==> flow/design.v (excerpt) <==
module Mips_Processor (
    input             clk,
    input             rst,
    output     [15:0] mem_addr,
    output            mem_wr,
    output     [15:0] mem_wdata,
    input      [15:0] mem_rdata,
    output reg        wb_we,
    output reg [3:0]  wb_rd,
    output reg [15:0] wb_data
);
Size: roughly 460 flip-flops, about 0.037 mm^2 of cells after synthesis.
Settings: LEC_CHECK=0, ABC_AREA=1, CAP_MARGIN=20, CORE_MARGIN=2, CORE_UTILIZATION=72, CTS_CLUSTER_DIAMETER=222, CTS_CLUSTER_SIZE=100, PLACE_DENSITY=0.6, SLEW_MARGIN=20; clock period 5.89 ns.
run.sh (not shown) runs the stock make flow with config.mk's settings and CLKGATE_MAP_FILE=.
The baseline stopped in global routing (5_1_grt) (GRT-0232).
Next try:
ABC_AREA = not set   (was 1)
CORE_ASPECT_RATIO = 1.04   (was not set)
CORE_UTILIZATION = 70   (was 72)
CTS_CLUSTER_DIAMETER = 342   (was 222)
CTS_CLUSTER_SIZE = 24   (was 100)
GPL_ROUTABILITY_DRIVEN = 1   (was not set)
GPL_TIMING_DRIVEN = 1   (was not set)
PLACE_DENSITY = 0.65   (was 0.6)
SETUP_SLACK_MARGIN = 0.05   (was not set)
SLEW_MARGIN = 25   (was 20)
TNS_END_PERCENT = 100   (was not set)
clock period = 6.23 ns   (was 5.89 ns; I/O delays follow)
The new run produced a layout that fails on setup timing.
Die area rises by 2.2%.
Synthesized area falls by 0.58%.
Synthesized cell count falls by 19%.

========
The RTL this note starts from:
==> flow/design.v <==
module Mips_Processor (
    input             clk,
    input             rst,
    output     [15:0] mem_addr,
    output            mem_wr,
    output     [15:0] mem_wdata,
    input      [15:0] mem_rdata,
    output reg        wb_we,
    output reg [3:0]  wb_rd,
    output reg [15:0] wb_data
);
    localparam OP_ADD  = 4'd0,  OP_ADDM = 4'd1,  OP_SUB = 4'd2,  OP_ADDI = 4'd3;
    localparam OP_MUL  = 4'd4,  OP_AND  = 4'd5,  OP_SHL = 4'd6,  OP_LW   = 4'd7;
    localparam OP_LWI  = 4'd8,  OP_SW   = 4'd9,  OP_SWI = 4'd10, OP_CLR  = 4'd11;
    localparam OP_LI   = 4'd12, OP_CMP  = 4'd13, OP_BNE = 4'd14, OP_J    = 4'd15;
    reg  [15:0] pc;
    reg         ifid_valid;
    reg  [15:0] ifid_instr, ifid_pcp2;
    reg         idex_valid;
    reg  [3:0]  idex_op, idex_r1, idex_r2;
    reg  [15:0] idex_v1, idex_v2, idex_imm;
    reg         exmem_valid;
    reg  [3:0]  exmem_op, exmem_rd;
    reg  [15:0] exmem_res, exmem_s;
    reg         exmem_phase;
    reg  [15:0] sr, hi, lo;
    reg  [15:0] rf [0:15];
    function writes_reg(input [3:0] op);
        writes_reg = (op == OP_ADD) || (op == OP_ADDM) || (op == OP_SUB) || (op == OP_ADDI) ||
                     (op == OP_AND) || (op == OP_SHL) || (op == OP_LW) || (op == OP_LWI) ||
                     (op == OP_CLR) || (op == OP_LI);
    endfunction
    function uses_ba(input [3:0] op);
        uses_ba = (op == OP_ADDM) || (op == OP_LW) || (op == OP_LWI) || (op == OP_SW) || (op == OP_SWI);
    endfunction
    function uses_mem(input [3:0] op);
        uses_mem = uses_ba(op);
    endfunction
    function is_load(input [3:0] op);
        is_load = (op == OP_ADDM) || (op == OP_LW) || (op == OP_LWI);
    endfunction
    function b_is_reg(input [3:0] op);
        b_is_reg = (op == OP_ADD) || (op == OP_SUB) || (op == OP_MUL) || (op == OP_AND) || (op == OP_CMP);
    endfunction
    function b_shifted(input [3:0] op);
        b_shifted = (op == OP_ADDM) || (op == OP_LW) || (op == OP_LI);
    endfunction
    function real_rd(input [3:0] r);
        real_rd = (r != 4'd0) && (r != 4'd9) && (r != 4'd12) && (r != 4'd13);
    endfunction
    wire mem_port   = exmem_valid && uses_mem(exmem_op);
    wire two_phase  = (exmem_op == OP_LWI) || (exmem_op == OP_SWI);
    wire stall_mem  = exmem_valid && two_phase && !exmem_phase;
    wire [15:0] data_addr = exmem_res;
    assign mem_addr  = mem_port ? data_addr : pc;
    assign mem_wr    = exmem_valid && ((exmem_op == OP_SW) || (exmem_op == OP_SWI && exmem_phase));
    assign mem_wdata = exmem_s;
    reg [15:0] mem_result;
    always @* begin
        case (exmem_op)
            OP_ADDM:       mem_result = exmem_s + mem_rdata;
            OP_LW, OP_LWI: mem_result = mem_rdata;
            default:       mem_result = exmem_res;
        endcase
    end
    wire mem_we       = exmem_valid && writes_reg(exmem_op) && !stall_mem;
    wire mem_fwd_ok   = exmem_valid && writes_reg(exmem_op) && !is_load(exmem_op) && real_rd(exmem_rd);
    wire wb_real      = wb_we && real_rd(wb_rd);
    function [15:0] fwd(input [3:0] r, input [15:0] v);
        if (mem_fwd_ok && exmem_rd == r)
            fwd = exmem_res;
        else if (wb_real && wb_rd == r)
            fwd = wb_data;
        else
            fwd = v;
    endfunction
    wire [15:0] f1 = fwd(idex_r1, idex_v1);
    wire [15:0] f2 = fwd(idex_r2, idex_v2);
    wire [15:0] ex_a = uses_ba(idex_op) ? f2 : f1;
    wire [15:0] ex_b = b_is_reg(idex_op) ? f2 : idex_imm;
    wire [16:0] ex_diff = {1'b0, ex_a} + {1'b0, ~ex_b} + 17'd1;
    wire        ex_eq   = (ex_a == ex_b);
    wire [31:0] ex_prod = ex_a * ex_b;
    wire [15:0] ex_shl  = (ex_b[15:4] != 12'd0) ? 16'd0 : (ex_a << ex_b[3:0]);
    reg [15:0] ex_res;
    always @* begin
        case (idex_op)
            OP_SUB:  ex_res = ex_diff[15:0];
            OP_AND:  ex_res = ex_a & ex_b;
            OP_SHL:  ex_res = ex_shl;
            OP_CLR:  ex_res = 16'd0;
            OP_LI:   ex_res = ex_b;
            default: ex_res = ex_a + ex_b;
        endcase
    end
    wire [15:0] ex_sr = {ex_eq, ex_diff[15], ex_diff[16],
                         (ex_a[15] != ex_b[15]) && (ex_diff[15] != ex_a[15]), 12'd0};
    wire [3:0]  id_op = ifid_instr[15:12];
    wire [3:0]  id_r1 = ifid_instr[11:8];
    wire [3:0]  id_r2 = uses_ba(id_op) ? 4'd10 : ifid_instr[7:4];
    wire [15:0] id_sx = {{8{ifid_instr[7]}}, ifid_instr[7:0]};
    wire [15:0] id_imm = b_shifted(id_op) ? {id_sx[14:0], 1'b0} : id_sx;
    function [15:0] rd_reg(input [3:0] r);
        if (r == 4'd0)
            rd_reg = 16'd0;
        else if (r == 4'd9)
            rd_reg = sr;
        else if (r == 4'd12)
            rd_reg = hi;
        else if (r == 4'd13)
            rd_reg = lo;
        else if (wb_real && wb_rd == r)
            rd_reg = wb_data;
        else
            rd_reg = rf[r];
    endfunction
    wire id_reads1 = ifid_valid && (id_op != OP_LI) && (id_op != OP_CLR) && (id_op != OP_BNE) &&
                     (id_op != OP_J) && (!uses_ba(id_op) || id_op == OP_ADDM || id_op == OP_SW || id_op == OP_SWI);
    wire id_reads2 = ifid_valid && (b_is_reg(id_op) || uses_ba(id_op));
    wire ex_load   = idex_valid && writes_reg(idex_op) && is_load(idex_op);
    wire load_use  = ex_load && ((id_reads1 && id_r1 == idex_r1) || (id_reads2 && id_r2 == idex_r1));
    function spec_hit(input [3:0] r);
        spec_hit = idex_valid && (((idex_op == OP_CMP) && r == 4'd9) ||
                                  ((idex_op == OP_MUL) && (r == 4'd12 || r == 4'd13)));
    endfunction
    wire spec_use  = (id_reads1 && spec_hit(id_r1)) || (id_reads2 && spec_hit(id_r2));
    wire stall_id  = load_use || spec_use;
    wire id_go     = ifid_valid && !stall_mem && !stall_id;
    wire ex_cmp    = idex_valid && (idex_op == OP_CMP);
    wire br_taken  = ifid_valid && (id_op == OP_BNE) && (ex_cmp ? !ex_eq : !sr[15]);
    wire redirect  = id_go && (br_taken || id_op == OP_J);
    wire [15:0] br_target = ifid_pcp2 + {id_sx[14:0], 1'b0};
    wire [15:0] j_target  = {ifid_pcp2[15:13], ifid_instr[11:0], 1'b0};
    wire fetch    = !mem_port;                  
    wire if_hold  = stall_mem || (ifid_valid && stall_id);
    wire [15:0] pcp2 = pc + 16'd2;
    integer i;
    always @(posedge clk) begin
        if (rst) begin
            pc <= 16'd0;
            ifid_valid <= 1'b0;
            idex_valid <= 1'b0;
            exmem_valid <= 1'b0;
            exmem_phase <= 1'b0;
            wb_we <= 1'b0;
            sr <= 16'd0;
            hi <= 16'd0;
            lo <= 16'd0;
            for (i = 0; i < 16; i = i + 1)
                rf[i] <= 16'd0;
        end else begin
            if (wb_real)
                rf[wb_rd] <= wb_data;
            wb_we   <= mem_we;
            wb_rd   <= exmem_rd;
            wb_data <= mem_result;
            if (stall_mem) begin
                exmem_phase <= 1'b1;
                exmem_res   <= mem_rdata;
                idex_v1     <= f1;
                idex_v2     <= f2;
            end else begin
                exmem_valid <= idex_valid && (idex_op != OP_BNE) && (idex_op != OP_J);
                exmem_op    <= idex_op;
                exmem_rd    <= idex_r1;
                exmem_res   <= ex_res;
                exmem_s     <= f1;
                exmem_phase <= 1'b0;
                if (idex_valid && idex_op == OP_CMP)
                    sr <= ex_sr;
                if (idex_valid && idex_op == OP_MUL) begin
                    hi <= ex_prod[31:16];
                    lo <= ex_prod[15:0];
                end
                idex_valid <= id_go;
                idex_op    <= id_op;
                idex_r1    <= id_r1;
                idex_r2    <= id_r2;
                idex_v1    <= rd_reg(id_r1);
                idex_v2    <= rd_reg(id_r2);
                idex_imm   <= id_imm;
            end
            if (redirect) begin
                pc <= (id_op == OP_J) ? j_target : br_target;
                ifid_valid <= 1'b0;
            end else if (!if_hold) begin
                if (fetch) begin
                    pc <= pcp2;
                    ifid_valid <= 1'b1;
                    ifid_instr <= mem_rdata;
                    ifid_pcp2  <= pcp2;
                end else begin
                    ifid_valid <= 1'b0;
                end
            end
        end
    end
endmodule
clock: 8.53 ns
lec_check: 0
abc_area: 1
cap_margin: 5
core_margin: 2
core_utilization: 69
cts_cluster_size: 97
place_density: 0.38
slew_margin: 20
tns_end_percent: 10
The baseline finished with timing, DRC and antenna clean.
Edit:
==> flow/config.mk (replaced) <==
export PLATFORM = sky130hd
export DESIGN_NAME = Mips_Processor
export DESIGN_NICKNAME = Mips_Processor
export VERILOG_FILES = /design/flow/design.v
export SDC_FILE = /design/flow/constraint.sdc
export NUM_CORES = 4
export LEC_CHECK = 0
export CAP_MARGIN = 20
export CORE_MARGIN = 2
export CORE_UTILIZATION = 72
export CTS_CLUSTER_SIZE = 50
export MAX_ROUTING_LAYER = met4
export PLACE_DENSITY = 0.65
export SLEW_MARGIN = 20
==> flow/constraint.sdc (replaced) <==
create_clock -name core_clock -period 7.53 [get_ports {clk}]
set_input_delay 1.5060 -clock core_clock [delete_from_list [all_inputs] [get_ports {clk}]]
set_output_delay 1.5060 -clock core_clock [all_outputs]
set_load 0.01 [all_outputs]
Result: The new run aborted during global routing; synthesized area is lower by 0.58%; synthesized cell count is lower by 19%; die area is lower by 4.6%.
Edit:
--- a/flow/config.mk
+++ b/flow/config.mk
@@ -8,7 +8,5 @@
 export CAP_MARGIN = 20
 export CORE_MARGIN = 2
-export CORE_UTILIZATION = 72
-export CTS_CLUSTER_SIZE = 50
-export MAX_ROUTING_LAYER = met4
-export PLACE_DENSITY = 0.65
+export CORE_UTILIZATION = 40
+export PLACE_DENSITY = 0.6
 export SLEW_MARGIN = 20
==> flow/constraint.sdc (replaced) <==
create_clock -name core_clock -period 10.4 [get_ports {clk}]
set_input_delay 2.0800 -clock core_clock [delete_from_list [all_inputs] [get_ports {clk}]]
set_output_delay 2.0800 -clock core_clock [all_outputs]
set_load 0.01 [all_outputs]
After rerunning: This time the run completed with no timing, DRC or antenna violations. Area after synthesis stays the same. Die area came out higher by 78%. Synthesized cell count is unchanged.
Edit:
--- a/flow/config.mk
+++ b/flow/config.mk
@@ -6,7 +6,10 @@
 export NUM_CORES = 4
 export LEC_CHECK = 0
+export ABC_AREA = 1
 export CAP_MARGIN = 20
 export CORE_MARGIN = 2
-export CORE_UTILIZATION = 40
+export CORE_UTILIZATION = 64
+export MAX_ROUTING_LAYER = met4
 export PLACE_DENSITY = 0.6
 export SLEW_MARGIN = 20
+export TNS_END_PERCENT = 5
==> flow/constraint.sdc (replaced) <==
create_clock -name core_clock -period 6.81 [get_ports {clk}]
set_input_delay 1.3620 -clock core_clock [delete_from_list [all_inputs] [get_ports {clk}]]
set_output_delay 1.3620 -clock core_clock [all_outputs]
set_load 0.01 [all_outputs]
Outcome:
- The changed run finished with setup timing left
- die size drops by 37%
- worst hold slack is worse by 46 ps
- count of clock-buffer cells in the layout drops by 9
- utilization climbs by 32 points
